==> inputs of 09-02 <==
Design error_correction, start of the top module:
module error_correction # (
    parameter puf_sig_length     = 256,
    parameter ipid_N             = 16
)
(
    input                                clk,
    input                                rst_n,
    input        [1:0]                   pcm_instruction,
    input        [puf_sig_length-1:0]    pcm_puf_in,
    input                                pcm_puf_in_valid,
    input        [$clog2(ipid_N)-1:0]    pcm_ipid_number,
    output logic [puf_sig_length-1:0]    pcm_puf_out,
    output logic                         pcm_puf_out_valid,
    output logic                         pcm_S_c  
);  
typedef enum logic [1:0] {IDLE, PROVISION_ID, CORRECT_SIG} state_t;
state_t state_r; 
logic [(6*(puf_sig_length/16))-1:0] parity_bits [0:ipid_N-1];
wire [puf_sig_length-1:0] temp_corrected_out; 
genvar j;
generate
    for (j =0; j < puf_sig_length/16; j++) begin
        error_module errorX (.data(pcm_puf_in[((j+1)*16)-1:j*16]), .parity(parity_bits[pcm_ipid_number][((j+1)*6)-1:j*6]), .corrected_out(temp_corrected_out[((j+1)*16)-1:j*16]));
    end 
endgenerate 
always @(posedge clk) begin
    if (state_r == PROVISION_ID && pcm_puf_in_valid) begin
        for (int i = 0; i < puf_sig_length/16; i++) begin
            parity_bits[pcm_ipid_number][0+(6*i)] <= pcm_puf_in[2+(16*i)] ^ pcm_puf_in[5+(16*i)] ^ pcm_puf_in[7+(16*i)] ^ pcm_puf_in[9+(16*i)] ^ pcm_puf_in[11+(16*i)] ^ pcm_puf_in[14+(16*i)];
            parity_bits[pcm_ipid_number][1+(6*i)] <= pcm_puf_in[1+(16*i)] ^ pcm_puf_in[4+(16*i)] ^ pcm_puf_in[7+(16*i)] ^ pcm_puf_in[8+(16*i)] ^ pcm_puf_in[10+(16*i)] ^ pcm_puf_in[13+(16*i)] ^ pcm_puf_in[14+(16*i)] ^ pcm_puf_in[15+(16*i)];
  ...
export LEC_CHECK = 0
export ABC_AREA = 1
export CAP_MARGIN = 25
export CELL_PAD_IN_SITES_GLOBAL_PLACEMENT = 2
export CORE_ASPECT_RATIO = 1.14
export CORE_MARGIN = 4
export CORE_UTILIZATION = 66
export CTS_CLUSTER_DIAMETER = 199
export CTS_CLUSTER_SIZE = 68
export GPL_TIMING_DRIVEN = 0
export HOLD_SLACK_MARGIN = -0.07
export MAX_ROUTING_LAYER = met4
export MIN_ROUTING_LAYER = met2
export SLEW_MARGIN = 20
create_clock -name core_clock -period 5.0 [get_ports {clk}]
run.sh (not shown) runs the stock make flow with config.mk's settings and CLKGATE_MAP_FILE=.
==> 02-08 (differences from 09-02) <==
Settings changed: ABC_AREA 1 to default, CAP_MARGIN 25 to 20, CELL_PAD_IN_SITES_GLOBAL_PLACEMENT 2 to default, CORE_ASPECT_RATIO 1.14 to default, CORE_MARGIN 4 to 2, CORE_UTILIZATION 66 to 64, CTS_CLUSTER_DIAMETER 199 to default, CTS_CLUSTER_SIZE 68 to default, GPL_TIMING_DRIVEN 0 to default, HOLD_SLACK_MARGIN -0.07 to default, MAX_ROUTING_LAYER met4 to default, MIN_ROUTING_LAYER met2 to default.
==> flow/constraint.sdc (replaced) <==
create_clock -name core_clock -period 2.15 [get_ports {clk}]
set_input_delay 0.4300 -clock core_clock [delete_from_list [all_inputs] [get_ports {clk}]]
set_output_delay 0.4300 -clock core_clock [all_outputs]
set_load 0.01 [all_outputs]
==> results_dict.tcl <==
# implementation run metrics
set metrics [dict create \
    stop_stage "global placement without I/O" \
    outcome "stopped before the end" \
    firstError "[ERROR GPL-0301] Utilization 123.412 % exceeds 100%." \
    row_count 144 \
    netlist_area_sq_um 90000 \
]
That was 09-02.
==> results_dict.tcl <==
# collected from the flow reports
set metrics [dict create \
    outcome "complete, but fails checks" \
    so_faults "setup timing" \
    rrSetupSlack_ps -930 \
    finalSetupViolCount 288 \
    cp-startpoint "parity_bits[14][44]" \
    worst_slack_ps -927 \
    cp_top_family "multiplexers" \
    row_count 130 \
]
That was 02-08.

---

==> inputs of build 71 <==
Starting RTL as in the previous note.
Settings: LEC_CHECK=0, CAP_MARGIN=20, CORE_MARGIN=2, CORE_UTILIZATION=65, CTS_CLUSTER_SIZE=51, HOLD_SLACK_MARGIN=0.29, PLACE_DENSITY=0.6, SLEW_MARGIN=20; clock period 2.15 ns.
==> inputs of build 90, as changes to build 71 <==
Settings changed: CORE_UTILIZATION 65 to 40, CTS_CLUSTER_SIZE 51 to default, HOLD_SLACK_MARGIN 0.29 to default.
==> flow/constraint.sdc (replaced) <==
create_clock -name core_clock -period 5.0 [get_ports {clk}]
set_input_delay 1.0000 -clock core_clock [delete_from_list [all_inputs] [get_ports {clk}]]
set_output_delay 1.0000 -clock core_clock [all_outputs]
set_load 0.01 [all_outputs]
==> inputs of build 30, as changes to build 71 <==
Settings changed: CORE_UTILIZATION 65 to 40, CTS_CLUSTER_SIZE 51 to default, HOLD_SLACK_MARGIN 0.29 to default, MIN_ROUTING_LAYER from default to met2, PLACE_DENSITY 0.6 to default, TNS_END_PERCENT from default to 75.
==> flow/constraint.sdc (replaced) <==
create_clock -name core_clock -period 5.0 [get_ports {clk}]
set_input_delay 1.0000 -clock core_clock [delete_from_list [all_inputs] [get_ports {clk}]]
set_output_delay 1.0000 -clock core_clock [all_outputs]
set_load 0.01 [all_outputs]
==> notes <==
Build 71 completed, yet does not pass: setup timing. Build 30 ran to the end with no violations. Build 90 finished clean.
The highest final cell count belongs to build 71, the lowest to build 90.
Against build 30, the sequential share of layout area of build 90 is higher by 0.27 points.
Die size: build 71 is lower than build 90 (38%).
In synthesized area, build 90 and build 30 do not differ.

---

==> inputs of trial 53 <==
error_correction again, from the RTL that the note above started with.
make LEC_CHECK=0 CAP_MARGIN=20 CORE_MARGIN=2 CORE_UTILIZATION=64 CTS_CLUSTER_SIZE=54 HOLD_SLACK_MARGIN=0.3 SETUP_SLACK_MARGIN=0.33 SLEW_MARGIN=20 finish   # period 2.21 ns
==> inputs of build 9, as changes to trial 53 <==
CORE_UTILIZATION = 40   (was 64)
CTS_CLUSTER_SIZE = unset   (was 54)
HOLD_SLACK_MARGIN = unset   (was 0.3)
PLACE_DENSITY = 0.6   (was unset)
SETUP_SLACK_MARGIN = unset   (was 0.33)
==> flow/constraint.sdc (replaced) <==
create_clock -name core_clock -period 3.88 [get_ports {clk}]
set_input_delay 0.7760 -clock core_clock [delete_from_list [all_inputs] [get_ports {clk}]]
set_output_delay 0.7760 -clock core_clock [all_outputs]
set_load 0.01 [all_outputs]
==> inputs of build 24, as changes to trial 53 <==
CORE_UTILIZATION = 70   (was 64)
CTS_CLUSTER_DIAMETER = 360   (was unset)
CTS_CLUSTER_SIZE = 37   (was 54)
HOLD_SLACK_MARGIN = unset   (was 0.3)
PLACE_DENSITY = 0.6   (was unset)
SETUP_SLACK_MARGIN = 0.56   (was 0.33)
==> flow/constraint.sdc (replaced) <==
create_clock -name core_clock -period 2.15 [get_ports {clk}]
set_input_delay 0.4300 -clock core_clock [delete_from_list [all_inputs] [get_ports {clk}]]
set_output_delay 0.4300 -clock core_clock [all_outputs]
set_load 0.01 [all_outputs]
==> notes <==
Trial 53 finished with setup timing left. Build 24 aborted during global routing (5_1_grt). Build 9 passed the timing, design-rule and antenna checks.
Between trial 53 and build 9, the lower wire length is in build 9 (gap 26%, measured against build 9).
Between trial 53 and build 9, the lower hold slack is in trial 53 (gap 95 ps).
Non-clock buffer count: build 9 is lower than trial 53 (787).
In trial 53 the total power is larger than in build 9, by about 100%.
In build 9 the worst setup slack is higher than in trial 53, by 1500 ps.
Of trial 53 and build 9, build 9 has the higher count of clock-buffer cells in the layout (gap 1).
==> figures <==
| item | build 24 | build 9 | trial 53 |
|---|---|---|---|
| Hold worst-path end | - | pcm_puf_out_valid | state_r[0] |
| Outcome | stopped before the end | no timing/DRC/antenna violations | failed layout checks |
| Last stage reached | global routing (5_1_grt) | - | - |
| Layout check failures | - | - | setup timing |
| Setup TNS after final layout | - | 0 ps | -132440 ps |
| First drt pass iteration count | - | 5 | 6 |
| Wire length the detailed router placed on met1 | - | 86700 µm | 89400 µm |
| Number of tap instances | - | 2656 | 1650 |
| WL final | - | 215000 µm | 272000 µm |
| Fraction of power spent switching nets | - | 0.295 | 0.329 |
| Clock latency on the worst-skew pair | - | 830 ps | 830 ps |
| Number of cells traversed by the worst register-to-register path | - | 9 | 8 |
| Post-route cell area | - | 99100 µm² | 110000 µm² |
| Stages on worst setup path | - | 11 | 8 |
| Post-DR wirelength/cell | - | 26.0 µm | 33.8 µm |
| Critical path data arrival time | - | 3940 ps | 3740 ps |

---

==> v9 <==
Starting RTL as in the previous note.
make LEC_CHECK=0 CAP_MARGIN=20 CORE_MARGIN=2 CORE_UTILIZATION=70 CTS_CLUSTER_SIZE=37 PLACE_DENSITY=0.6 SETUP_SLACK_MARGIN=0.74 SLEW_MARGIN=20 finish   # period 2.9 ns
==> v29: changes against v9 <==
Settings changed: CORE_UTILIZATION 70 to 40, CTS_CLUSTER_SIZE 37 to unset, SETUP_SLACK_MARGIN 0.74 to unset.
==> flow/constraint.sdc (replaced) <==
create_clock -name core_clock -period 6.53 [get_ports {clk}]
set_input_delay 1.3060 -clock core_clock [delete_from_list [all_inputs] [get_ports {clk}]]
set_output_delay 1.3060 -clock core_clock [all_outputs]
set_load 0.01 [all_outputs]
==> results <==
| item | v29 | v9 |
|---|---|---|
| Outcome | no timing/DRC/antenna violations | stopped before the end |
| Failing step | - | 5_1_grt |
| Post-placement cell area | 89,200 µm² | 95,300 µm² |
| Horiz. Die Dim | 453 µm | 343 µm |
| Post-CTS Setup Inserts | 0 | 50 |
| Total core area | 200,000 µm² | 114,000 µm² |
| Gp weighted congestion | 0.871 | 0.942 |
| Die Ht | 453 µm | 343 µm |
| Dominant cell by count in the synthesized netlist | sky130_fd_sc_hd__edfxtp_1 | sky130_fd_sc_hd__edfxtp_1 |
| Cell taking the most area after synthesis | sky130_fd_sc_hd__edfxtp_1 | sky130_fd_sc_hd__edfxtp_1 |
| Sequential element share of the synthesized area | 0.654 | 0.654 |
| Number of synthesized flops with an enable pin | 1,536 | 1,536 |
| Top-area cell share | 0.572 | 0.572 |
| Chip Footprint | 205,000 µm² | 118,000 µm² |
| Post-DP HPWL | 124,000 µm | 150,000 µm |
| Netlist area before placement | 80,600 µm² | 80,600 µm² |
| Worst Setup Slack post-DPL | 1.40 ns | -0.893 ns |
| Number of placed instances, taps included | 7,526 | 7,226 |
| Post-CTS sizing | 0 | 439 |
| Clock buffers created by TritonCTS | 185 | 175 |
| Core utilization before placement | 0.403 | 0.706 |
| Number of cell rows | 164 | 124 |
| Number of buffers inserted by hold repair at cts | 0 | 1 |
| Simple-gate area share of the yosys netlist | 0.0562 | 0.0562 |
| Dominant register cell in the synthesized netlist | sky130_fd_sc_hd__edfxtp_1 | sky130_fd_sc_hd__edfxtp_1 |
| Per-instance average area after synthesis | 18.1 µm² | 18.1 µm² |

---

==> branch cedar <==
error_correction again, from the RTL that the note above started with.
Settings: LEC_CHECK=0, CAP_MARGIN=20, CORE_MARGIN=2, CORE_UTILIZATION=66, SETUP_SLACK_MARGIN=0.93, SLEW_MARGIN=20; clock period 3.36 ns.
==> inputs of branch umber, as changes to branch cedar <==
Settings changed: ABC_AREA set to 1, CORE_UTILIZATION 66 to 69, CTS_CLUSTER_DIAMETER set to 327, CTS_CLUSTER_SIZE set to 96, PLACE_DENSITY set to 0.6, SETUP_SLACK_MARGIN 0.93 to 0.64.
==> flow/constraint.sdc (replaced) <==
create_clock -name core_clock -period 2.15 [get_ports {clk}]
set_input_delay 0.4300 -clock core_clock [delete_from_list [all_inputs] [get_ports {clk}]]
set_output_delay 0.4300 -clock core_clock [all_outputs]
set_load 0.01 [all_outputs]
==> comparison <==
- Branch umber ended with an error in global routing (5_1_grt). Branch cedar completed without violations.
- Of branch umber and branch cedar, branch umber has the higher die area (gap about 7%, measured against branch cedar).
- Against branch umber, the synthesized cell count of branch cedar is lower by about 60%.
- Area after synthesis: branch cedar is smaller than branch umber (10%).
==> figures <==
metric	branch cedar	branch umber
Run status	complete, no violations	stopped before the end
Last stage reached	-	global routing (5_1_grt)
Cell count after placement	7,200	13,700
Floorplan Nets	4,729	10,700
Post-synth area from yosys stat	80,600 um2	90,000 um2
Xor/xnor share	10.7%	4.09%
Simple-gate area share of the yosys netlist	5.62%	31.6%
Share of the core filled by cells before placement	66.4%	69.5%
Placement-stage worst setup slack	-525 ps	-1150 ps
Synth mux share	13.5%	0%
Post-Synth AOI/OAI Area	3.03%	1.00%
Floorplan core area	121,000 um2	129,000 um2
Number of different library cells in the post-synthesis netlist	73	39
Number of gates resized after CTS	992	715
CTS H-tree depth	4	1
Most repeated cell in the gate-level netlist after synthesis	sky130_fd_sc_hd__edfxtp_1	sky130_fd_sc_hd__nand2_1
Site row count	128	132
Register share after synthesis	65.4%	58.5%
Chip Area	125,000 um2	133,000 um2
Placer congestion estimate	0.904	1.07
Area share, top type	57.2%	51.2%
Placed cell area	93,900 um2	109,000 um2
# Cells Yosys	4,461	10,400
Die height	353 um	365 um

---

==> run a: inputs <==
Starting RTL as in the previous note.
## error_correction
module error_correction # (
    parameter puf_sig_length     = 256,
    parameter ipid_N             = 16
)
(
    input                                clk,
    input                                rst_n,
    input        [1:0]                   pcm_instruction,
    input        [puf_sig_length-1:0]    pcm_puf_in,
    input                                pcm_puf_in_valid,
    input        [$clog2(ipid_N)-1:0]    pcm_ipid_number,
    output logic [puf_sig_length-1:0]    pcm_puf_out,
    output logic                         pcm_puf_out_valid,
    output logic                         pcm_S_c  
);
clock: 2.95 ns
lec_check: 0
cap_margin: 20
core_margin: 2
core_utilization: 70
cts_cluster_size: 36
slew_margin: 20
==> run b: changes against run a <==
- CORE_UTILIZATION: 70 -> 40
- CTS_CLUSTER_SIZE: 36 -> not set
- PLACE_DENSITY: not set -> 0.6
- SETUP_SLACK_MARGIN: not set -> -0.24
==> flow/constraint.sdc (replaced) <==
create_clock -name core_clock -period 3.88 [get_ports {clk}]
set_input_delay 0.7760 -clock core_clock [delete_from_list [all_inputs] [get_ports {clk}]]
set_output_delay 0.7760 -clock core_clock [all_outputs]
set_load 0.01 [all_outputs]
==> notes <==
- Run b went through all stages and came out clean. Run a completed and failed the layout checks on max-capacitance violations, max-slew violations, negative setup slack.
- Between run a and run b, the lower sequential share of layout area is in run a (gap 2.7 points).
- Core utilization: run b is lower than run a (42 points).
- Synthesized area is the same in run b and run a.
- Between run b and run a, the lower register-to-register slack is in run a (gap 1.7 ns).
- Of run a and run b, run a has the higher total power (gap about 46%, measured against run b).
- Against run b, the setup slack of run a is lower by 1.8 ns.

---

==> wip/ember: inputs <==
Starting RTL as in the previous note.
==> flow/config.mk <==
export PLATFORM = sky130hd
export DESIGN_NAME = error_correction
export DESIGN_NICKNAME = error_correction
export VERILOG_FILES = /design/flow/design.v
export SDC_FILE = /design/flow/constraint.sdc
export NUM_CORES = 4
export LEC_CHECK = 0
export ABC_AREA = 1
export CAP_MARGIN = 20
export CORE_ASPECT_RATIO = 1.65
export CORE_MARGIN = 10
export CORE_UTILIZATION = 37
export CTS_CLUSTER_SIZE = 52
export GPL_ROUTABILITY_DRIVEN = 0
export PLACE_DENSITY = 0.47
export SLEW_MARGIN = 10
==> flow/constraint.sdc <==
create_clock -name core_clock -period 3.74 [get_ports {clk}]
set_input_delay 0.7480 -clock core_clock [delete_from_list [all_inputs] [get_ports {clk}]]
set_output_delay 0.7480 -clock core_clock [all_outputs]
set_load 0.01 [all_outputs]
==> inputs of wip/zinc, as changes to wip/ember <==
- ABC_AREA: 1 -> not set
- CORE_ASPECT_RATIO: 1.65 -> not set
- CORE_MARGIN: 10 -> 2
- CORE_UTILIZATION: 37 -> 70
- CTS_CLUSTER_SIZE: 52 -> 37
- GPL_ROUTABILITY_DRIVEN: 0 -> not set
- PLACE_DENSITY: 0.47 -> 0.6
- SLEW_MARGIN: 10 -> 20
==> flow/constraint.sdc (replaced) <==
create_clock -name core_clock -period 2.2 [get_ports {clk}]
set_input_delay 0.4400 -clock core_clock [delete_from_list [all_inputs] [get_ports {clk}]]
set_output_delay 0.4400 -clock core_clock [all_outputs]
set_load 0.01 [all_outputs]
==> comparison <==
- wip/zinc did not get past 4_1_cts on DPL-0033. wip/ember went through all stages and came out clean.
- In wip/ember the die size is higher than in wip/zinc, by 120%.
- Of wip/ember and wip/zinc, wip/ember has the higher area after synthesis (gap about 12%, measured against wip/zinc).
- In wip/zinc the synthesized cell count is lower than in wip/ember, by 57%.
No activity file was given, so power comes from the tool's default toggle rates.
